==> run a: inputs <==
// microprocessor
module microprocessor(
  input             clk,
  input             sys_rst,
  input      [15:0] din,
  output     [15:0] dout,
  output     [15:0] imem_addr,
  input      [31:0] imem_data,
  output     [15:0] dmem_addr,
  output            dmem_we,
  input      [15:0] dmem_rdata,
  output            halted
);
Settings: LEC_CHECK=0, ABC_AREA=0, CAP_MARGIN=20, CORE_MARGIN=2, CORE_UTILIZATION=72, CTS_CLUSTER_SIZE=24, PLACE_DENSITY_LB_ADDON=0.0, SETUP_SLACK_MARGIN=4.17, SLEW_MARGIN=20; clock period 15.0 ns.
run.sh (not shown) runs the stock make flow with config.mk's settings and CLKGATE_MAP_FILE=.
==> run b (differences from run a) <==
--- a/flow/config.mk
+++ b/flow/config.mk
@@ -9,7 +9,8 @@
 export CAP_MARGIN = 20
+export CELL_PAD_IN_SITES_GLOBAL_PLACEMENT = 1
 export CORE_MARGIN = 2
-export CORE_UTILIZATION = 72
-export CTS_CLUSTER_SIZE = 24
-export PLACE_DENSITY_LB_ADDON = 0.0
-export SETUP_SLACK_MARGIN = 4.17
+export CORE_UTILIZATION = 57
+export CTS_CLUSTER_DIAMETER = 182
+export GPL_ROUTABILITY_DRIVEN = 0
+export GPL_TIMING_DRIVEN = 1
 export SLEW_MARGIN = 20
==> flow/constraint.sdc (replaced) <==
create_clock -name core_clock -period 17.9 [get_ports {clk}]
set_input_delay 3.5800 -clock core_clock [delete_from_list [all_inputs] [get_ports {clk}]]
set_output_delay 3.5800 -clock core_clock [all_outputs]
set_load 0.01 [all_outputs]
==> summary.txt <==
The following summarizes the physical implementation.

Placed design
Including well taps, the total number of placed cells is 6,249. Per the gpl log, the routability congestion estimate is 1.09.

Status
The flow did not finish. The tool reported: "[ERROR GRT-0116] Global routing finished with congestion. Check the congestion regions in the DRC Viewer". The flow stopped in global routing.

CTS
The count of buffers added by post-CTS timing repair for setup is 88.

Floorplan
The chip height is 270 um. The initialized floorplan defines 97 standard-cell rows.

Global route
The aggregate global routing overflow is 1,294. Global routing consumed, on the met1 layer, 92.9% of the routing resources.
the above is filed under run a

==> summary.txt <==
Implementation results are summarized by area below.

Synth
According to the Yosys statistics, the synthesized design has a chip area of 50,800 um^2.

CTS
The count of buffers added by post-CTS timing repair for setup is 81.

Final timing
The post-layout period usage of the worst path is 159%. The final worst slack is -10.61 ns. The end-of-flow timing check tallies setup violations at 193.

Floorplan
The chip height is 302 um. The initialized floorplan defines 109 standard-cell rows.

Status
The run did not pass the layout checks because of negative setup slack. The flow ran to the end, but the layout failed its checks.

Final layout
The fraction of area in clock buffers and inverters is 3.50%. The share of final layout cell area taken by non-clock buffers is 16.2%.

Placed design
The cell count after placement is 6,517. The placed wire-length estimate after detailed placement is 150,000 um.

Global route
Per the GRT congestion report, total overflow comes to 0.
the above is filed under run b



==> inputs of run P <==
==> flow/design.v <==
`timescale 1ns / 1ps
module microprocessor(
  input             clk,
  input             sys_rst,
  input      [15:0] din,
  output     [15:0] dout,
  output     [15:0] imem_addr,
  input      [31:0] imem_data,
  output     [15:0] dmem_addr,
  output            dmem_we,
  input      [15:0] dmem_rdata,
  output            halted
);
reg [31:0] IR;             
reg [15:0] GPR [31:0];     
reg [15:0] SGPR;           
reg [15:0] PC;
reg sign, zero, overflow, carry;
reg jmp_flag;
reg stop;
localparam [2:0] idle            = 3'd0;   
localparam [2:0] fetch_inst      = 3'd1;   
localparam [2:0] dec_exec_inst   = 3'd2;   
localparam [2:0] next_inst       = 3'd3;   
localparam [2:0] sense_halt      = 3'd4;   
reg [2:0] state, next_state;
wire [15:0] src1 = GPR[IR[21:17]];
wire [15:0] src2 = IR[16] ? IR[15:0] : GPR[IR[15:11]];
wire [15:0] rdv  = GPR[IR[26:22]];
wire [16:0] sum     = {1'b0, src1} + {1'b0, src2};
wire [15:0] diff    = src1 - src2;
wire [31:0] mul_res = src1 * src2;
wire [15:0] quot    = (src2 == 16'd0) ? 16'hFFFF : (src1 / src2);
reg        wr_en;
reg [15:0] wr_val;
reg        jmp_n;
reg        stop_n;
always @(*) begin
  wr_en  = 1'b1;
  wr_val = rdv;
  jmp_n  = 1'b0;
  stop_n = 1'b0;
  case (IR[31:27])
    5'b00000 : wr_val = SGPR;
    5'b00001     : wr_val = IR[16] ? IR[15:0] : src1;
    5'b00010     : wr_val = sum[15:0];
    5'b00011     : wr_val = diff;
    5'b00100     : wr_val = mul_res[15:0];
    5'b00101     : wr_val = quot;
    5'b00110     : wr_val = src1 | src2;
    5'b00111    : wr_val = src1 & src2;
    5'b01000    : wr_val = src1 ^ src2;
    5'b01001   : wr_val = src1 ~^ src2;
    5'b01010   : wr_val = ~(src1 & src2);
    5'b01011    : wr_val = ~(src1 | src2);
    5'b01100    : wr_val = IR[16] ? ~IR[15:0] : ~src1;
    5'b01111 : wr_val = dmem_rdata;
    default  : wr_en = 1'b0;
  endcase
  case (IR[31:27])
    5'b10000        : jmp_n = 1'b1;
    5'b10001      : jmp_n = carry;
    5'b10011       : jmp_n = sign;
    5'b10101       : jmp_n = zero;
    5'b10111   : jmp_n = overflow;
    5'b10010    : jmp_n = ~carry;
    5'b10100     : jmp_n = ~sign;
    5'b10110     : jmp_n = ~zero;
    5'b11000 : jmp_n = ~overflow;
    5'b11001        : stop_n = 1'b1;
    default      : ;
  endcase
end
wire [15:0] rd_new = wr_en ? wr_val : rdv;
wire sign_n  = (IR[31:27] == 5'b00100) ? mul_res[31] : rd_new[15];
wire zero_n  = (IR[31:27] == 5'b00100) ? ~(|mul_res) : ~(|rd_new);
wire carry_n = (IR[31:27] == 5'b00010) ? sum[16] : 1'b0;
wire ovf_n   = (IR[31:27] == 5'b00010) ? ((~src1[15] & ~src2[15] & rd_new[15]) | (src1[15] & src2[15] & ~rd_new[15])) :
               (IR[31:27] == 5'b00011) ? ((~src1[15] & src2[15] & rd_new[15]) | (src1[15] & ~src2[15] & ~rd_new[15])) :
               1'b0;
always @(posedge clk) begin
  if (sys_rst)
    state <= idle;
  else
    state <= next_state;
end
always @(*) begin
  case (state)
    idle            : next_state = fetch_inst;
    fetch_inst      : next_state = dec_exec_inst;
    dec_exec_inst   : next_state = next_inst;
    next_inst       : next_state = sense_halt;
    sense_halt      : next_state = stop ? sense_halt : fetch_inst;
    default         : next_state = idle;
  endcase
end
always @(posedge clk) begin
  if (sys_rst) begin
    sign     <= 1'b0;
    zero     <= 1'b0;
    overflow <= 1'b0;
    carry    <= 1'b0;
    jmp_flag <= 1'b0;
    stop     <= 1'b0;
  end else begin
    case (state)
      idle: begin
        IR <= 32'h0;
        PC <= 16'd0;
      end
      fetch_inst: begin
        IR <= imem_data;
      end
      dec_exec_inst: begin
        if (wr_en)
          GPR[IR[26:22]] <= wr_val;
        if (IR[31:27] == 5'b00100)
          SGPR <= mul_res[31:16];
        sign     <= sign_n;
        zero     <= zero_n;
        carry    <= carry_n;
        overflow <= ovf_n;
        jmp_flag <= jmp_n;
        stop     <= stop_n;
      end
      next_inst: begin
        PC <= jmp_flag ? IR[15:0] : PC + 16'd1;
      end
      default: ;
    endcase
  end
end
assign imem_addr = PC;
assign dmem_addr = IR[15:0];
assign dmem_we   = (state == dec_exec_inst) && ((IR[31:27] == 5'b01101) || (IR[31:27] == 5'b01110));
assign dout      = (IR[31:27] == 5'b01110) ? din : src1;
assign halted    = stop;
endmodule
==> flow/run.sh <==
#!/bin/bash
# the make line also repeats each setting of config.mk as NAME=value (left out here)
make -C /OpenROAD-flow-scripts/flow DESIGN_CONFIG=/design/flow/config.mk WORK_HOME=/design/flow/orfs CLKGATE_MAP_FILE= finish
==> flow/config.mk <==
export PLATFORM = sky130hd
export DESIGN_NAME = microprocessor
export DESIGN_NICKNAME = microprocessor
export VERILOG_FILES = /design/flow/design.v
export SDC_FILE = /design/flow/constraint.sdc
export NUM_CORES = 4
export LEC_CHECK = 0
export CAP_MARGIN = 20
export CORE_ASPECT_RATIO = 0.5
export CORE_MARGIN = 2
export CORE_UTILIZATION = 72
export CTS_CLUSTER_DIAMETER = 371
export CTS_CLUSTER_SIZE = 99
export PLACE_DENSITY = 0.38
export SLEW_MARGIN = 20
export TNS_END_PERCENT = 40
==> flow/constraint.sdc <==
create_clock -name core_clock -period 11.2 [get_ports {clk}]
set_input_delay 2.2400 -clock core_clock [delete_from_list [all_inputs] [get_ports {clk}]]
set_output_delay 2.2400 -clock core_clock [all_outputs]
set_load 0.01 [all_outputs]
==> inputs of run X, as changes to run P <==
ABC_AREA = 1   (was not set)
CELL_PAD_IN_SITES_GLOBAL_PLACEMENT = 1   (was not set)
CORE_ASPECT_RATIO = not set   (was 0.5)
CORE_UTILIZATION = 57   (was 72)
CTS_CLUSTER_DIAMETER = 306   (was 371)
CTS_CLUSTER_SIZE = not set   (was 99)
GPL_ROUTABILITY_DRIVEN = 1   (was not set)
GPL_TIMING_DRIVEN = 1   (was not set)
PLACE_DENSITY = not set   (was 0.38)
TNS_END_PERCENT = not set   (was 40)
==> flow/constraint.sdc (replaced) <==
create_clock -name core_clock -period 16.3 [get_ports {clk}]
set_input_delay 3.2600 -clock core_clock [delete_from_list [all_inputs] [get_ports {clk}]]
set_output_delay 3.2600 -clock core_clock [all_outputs]
set_load 0.01 [all_outputs]
==> inputs of run B, as changes to run P <==
CORE_ASPECT_RATIO = not set   (was 0.5)
CORE_UTILIZATION = 30   (was 72)
CTS_CLUSTER_DIAMETER = not set   (was 371)
CTS_CLUSTER_SIZE = not set   (was 99)
PLACE_DENSITY = not set   (was 0.38)
TNS_END_PERCENT = not set   (was 40)
==> flow/constraint.sdc (replaced) <==
create_clock -name core_clock -period 29.4 [get_ports {clk}]
set_input_delay 5.8800 -clock core_clock [delete_from_list [all_inputs] [get_ports {clk}]]
set_output_delay 5.8800 -clock core_clock [all_outputs]
set_load 0.01 [all_outputs]
==> summary.txt <==
run metrics: Synth Net Count 5004, distinct cell type count after synthesis 112, routability congestion estimate 1.09, Initial Utilization roughly three quarters, yosys simple share 11.6%, Exit stage global routing, Die Wd approximately 380 µm, status stopped before the end, gr usage total 94.9%, Die Y 192 µm, Netlist Area Pre-Place 50800 µm², Error [ERROR GRT-0116] Global routing finished with congestion. Check the congestion regions in the DRC Viewer., met1 Track Usage GR 92.6%, Synth top cells by count 576 x edfxtp_1, 407 x nand2_1, 347 x mux4_2, register area share after synthesis 35.1%, Mapped Cells around 4400
The numbers above come from run P.

==> summary.txt <==
impl run done, here's what came out: slowest cell delay on critical path 0.56 ns, total wire length 213 mm, Mapped Cells 4449, Post-synth ARST share 0%, worst slack at placement -0.677 ns, Pwr Density 131 nW/µm², Initial Utilization 30.3%, status no timing/DRC/antenna violations, Buf/Inv on CP 16, met1 Track Usage GR 30.0%, CTS root buffer clkbuf_16, Synth Net Count 5004, Netlist Area Pre-Place 50800 µm², Die Y 415 µm, gr usage total 23.7%, Slew headroom 15.4%, routability congestion estimate 0.972, Synth top cells by count 576 x edfxtp_1, 407 x nand2_1, 347 x mux4_2, largest net degree at the start of global routing 107, Num Clock Sinks 602, register area share after synthesis 35.1%
The numbers above come from run B.

==> summary.txt <==
impl run done, here's what came out: Setup WS post-layout -12.98 ns, Initial Utilization 57.5%, Final setup viols about 190, Die Wd 305 µm, violated checks setup timing, gr usage total 45.7%, routability congestion estimate 1.03, Netlist Area Pre-Place around 52000 µm², status failed layout checks, met1 Track Usage GR 61.9%, distinct cell type count after synthesis approximately 67, register area share after synthesis 34.5%, Synth Net Count 7193
The numbers above come from run X.



==> inputs of trial 79 <==
Starts from the design.v that is shown in full above.
Settings: LEC_CHECK=0, ABC_AREA=1, CAP_MARGIN=20, CORE_MARGIN=2, CORE_UTILIZATION=58, SETUP_SLACK_MARGIN=4.18, SLEW_MARGIN=20; clock period 16.3 ns.
==> inputs of build 51, as changes to trial 79 <==
ABC_AREA = 0   (was 1)
CELL_PAD_IN_SITES_GLOBAL_PLACEMENT = 0   (was not set)
CORE_UTILIZATION = 64   (was 58)
CTS_CLUSTER_DIAMETER = 28   (was not set)
GPL_ROUTABILITY_DRIVEN = 1   (was not set)
GPL_TIMING_DRIVEN = 1   (was not set)
SETUP_SLACK_MARGIN = not set   (was 4.18)
==> flow/constraint.sdc (replaced) <==
create_clock -name core_clock -period 28.9 [get_ports {clk}]
set_input_delay 5.7800 -clock core_clock [delete_from_list [all_inputs] [get_ports {clk}]]
set_output_delay 5.7800 -clock core_clock [all_outputs]
set_load 0.01 [all_outputs]
==> changes_impl.md <==
### Physical design

- Leak pwr: between 0.02 and 0.025 uW
- Status: finished with violations
- Clock group: around 1500 uW
- Flop area: roughly 18,000 sq um
- Final setup vio count: 33
- SO Viols: setup timing
- Slack of the critical path: -1.060 ns
-- figures above: build 51

==> changes_impl.md <==
### Physical design

- Final setup vio count: approximately 230
- GR peak layer: met2
- Flop area: ~18,000 sq um
- Status: finished with violations
- SO Viols: setup timing
- Slack of the critical path: -13.98 ns
-- figures above: trial 79



==> inputs of job 2169 <==
RTL: the design.v shown in full above, as it stands there.
Settings: LEC_CHECK=0, CAP_MARGIN=20, CORE_MARGIN=9, CORE_UTILIZATION=30, CTS_CLUSTER_DIAMETER=258, GPL_ROUTABILITY_DRIVEN=0, GPL_TIMING_DRIVEN=0, HOLD_SLACK_MARGIN=0.16, PLACE_DENSITY_LB_ADDON=0.24, SLEW_MARGIN=20; clock period 30.0 ns.
==> job 3410 (differences from job 2169) <==
- ABC_AREA: unset -> 0
- CELL_PAD_IN_SITES_GLOBAL_PLACEMENT: unset -> 1
- CORE_MARGIN: 9 -> 2
- CORE_UTILIZATION: 30 -> 72
- CTS_CLUSTER_DIAMETER: 258 -> 96
- CTS_CLUSTER_SIZE: unset -> 27
- GPL_ROUTABILITY_DRIVEN: 0 -> 1
- GPL_TIMING_DRIVEN: 0 -> 1
- HOLD_SLACK_MARGIN: 0.16 -> unset
- PLACE_DENSITY_LB_ADDON: 0.24 -> unset
- SETUP_SLACK_MARGIN: unset -> -1.22
- TNS_END_PERCENT: unset -> 5
==> flow/constraint.sdc (replaced) <==
create_clock -name core_clock -period 15.4 [get_ports {clk}]
set_input_delay 3.0800 -clock core_clock [delete_from_list [all_inputs] [get_ports {clk}]]
set_output_delay 3.0800 -clock core_clock [all_outputs]
set_load 0.01 [all_outputs]
==> job 4261 (differences from job 2169) <==
- CORE_MARGIN: 9 -> 2
- CTS_CLUSTER_DIAMETER: 258 -> unset
- GPL_ROUTABILITY_DRIVEN: 0 -> unset
- GPL_TIMING_DRIVEN: 0 -> unset
- HOLD_SLACK_MARGIN: 0.16 -> unset
- PLACE_DENSITY_LB_ADDON: 0.24 -> unset
==> job 7892 (differences from job 2169) <==
- ABC_AREA: unset -> 1
- CORE_MARGIN: 9 -> 2
- CORE_UTILIZATION: 30 -> 52
- CTS_CLUSTER_DIAMETER: 258 -> unset
- GPL_ROUTABILITY_DRIVEN: 0 -> unset
- GPL_TIMING_DRIVEN: 0 -> unset
- HOLD_SLACK_MARGIN: 0.16 -> unset
- PLACE_DENSITY_LB_ADDON: 0.24 -> unset
==> flow/constraint.sdc (replaced) <==
create_clock -name core_clock -period 16.3 [get_ports {clk}]
set_input_delay 3.2600 -clock core_clock [delete_from_list [all_inputs] [get_ports {clk}]]
set_output_delay 3.2600 -clock core_clock [all_outputs]
set_load 0.01 [all_outputs]
==> results.json <==
{
  "status": "finished with violations",
  "checkFailReasons": "setup timing",
  "synthCells": 4449,
  "setup_violations": 33,
  "hold_path.startpoint": "IR[17]",
  "flops": 602,
  "setup_tns_ns": -26.55,
  "end_kind": "flip-flop",
  "synth_cell_types": 112,
  "p_switching_mw": 4.28,
  "worst_slack_ns": -0.901,
  "grt_util_met3": 0.0583,
  "worst-setup-path-type": "flip-flop to flip-flop",
  "clk_pin_slew_ns": 0.06,
  "syn_avg_cell_area_um2": 11.4,
  "grt_pass1_wl_um": 322000,
  "post_dp_cell_area_um2": 56400,
  "dp_hpwl_um": 173000,
  "max_freq_ghz": 0.0324,
  "nNonClkBuffers": 699
}
the above is filed under job 2169

==> results.json <==
{
  "worst-setup-path-type": "flip-flop to flip-flop",
  "checkFailReasons": "setup timing",
  "synth_cell_types": 67,
  "synthCells": 6638,
  "status": "finished with violations",
  "p_switching_mw": 7.37,
  "setup_tns_ns": -1600.68,
  "end_kind": "flip-flop",
  "post_dp_cell_area_um2": 60000,
  "flops": 602,
  "setup_violations": 225,
  "syn_avg_cell_area_um2": 7.78,
  "clk_pin_slew_ns": 0.07,
  "dp_hpwl_um": 151000,
  "grt_pass1_wl_um": 329000,
  "grt_util_met3": 0.122,
  "worst_slack_ns": -13.54,
  "nNonClkBuffers": 1167,
  "top_usage_layer": "met2"
}
the above is filed under job 7892

==> results.json <==
{
  "worst-setup-path-type": "flip-flop to flip-flop",
  "clk_pin_slew_ns": 0.06,
  "status": "finished clean",
  "max_freq_ghz": 0.0347,
  "dp_hpwl_um": 145000,
  "flops": 602,
  "grt_pass1_wl_um": 291000,
  "setup_violations": 0,
  "end_kind": "flip-flop",
  "worst_slack_ns": 1.14,
  "hold_path.startpoint": "IR[20]",
  "syn_avg_cell_area_um2": 11.4,
  "synthCells": 4449,
  "setup_tns_ns": 0
}
the above is filed under job 4261

==> results.json <==
{
  "dp_hpwl_um": 155000,
  "post_dp_cell_area_um2": 60500,
  "io_pins": 116,
  "rows": 97,
  "synthCells": 4449,
  "ys.flops": 602,
  "gr-usage-met2": 0.979,
  "synth_cell_types": 112,
  "edf_count": 576,
  "status": "did not finish",
  "grt_util_met3": 0.823,
  "cts-root-buf": "clkbuf_16",
  "error": "[ERROR GRT-0116] Global routing finished with congestion. Check the congestion regions in the DRC Viewer.",
  "syn_avg_cell_area_um2": 11.4,
  "gp_congestion": 1.10,
  "lastStage": "global routing (5_1_grt)"
}
the above is filed under job 3410

Power and IR drop assume default switching activity.
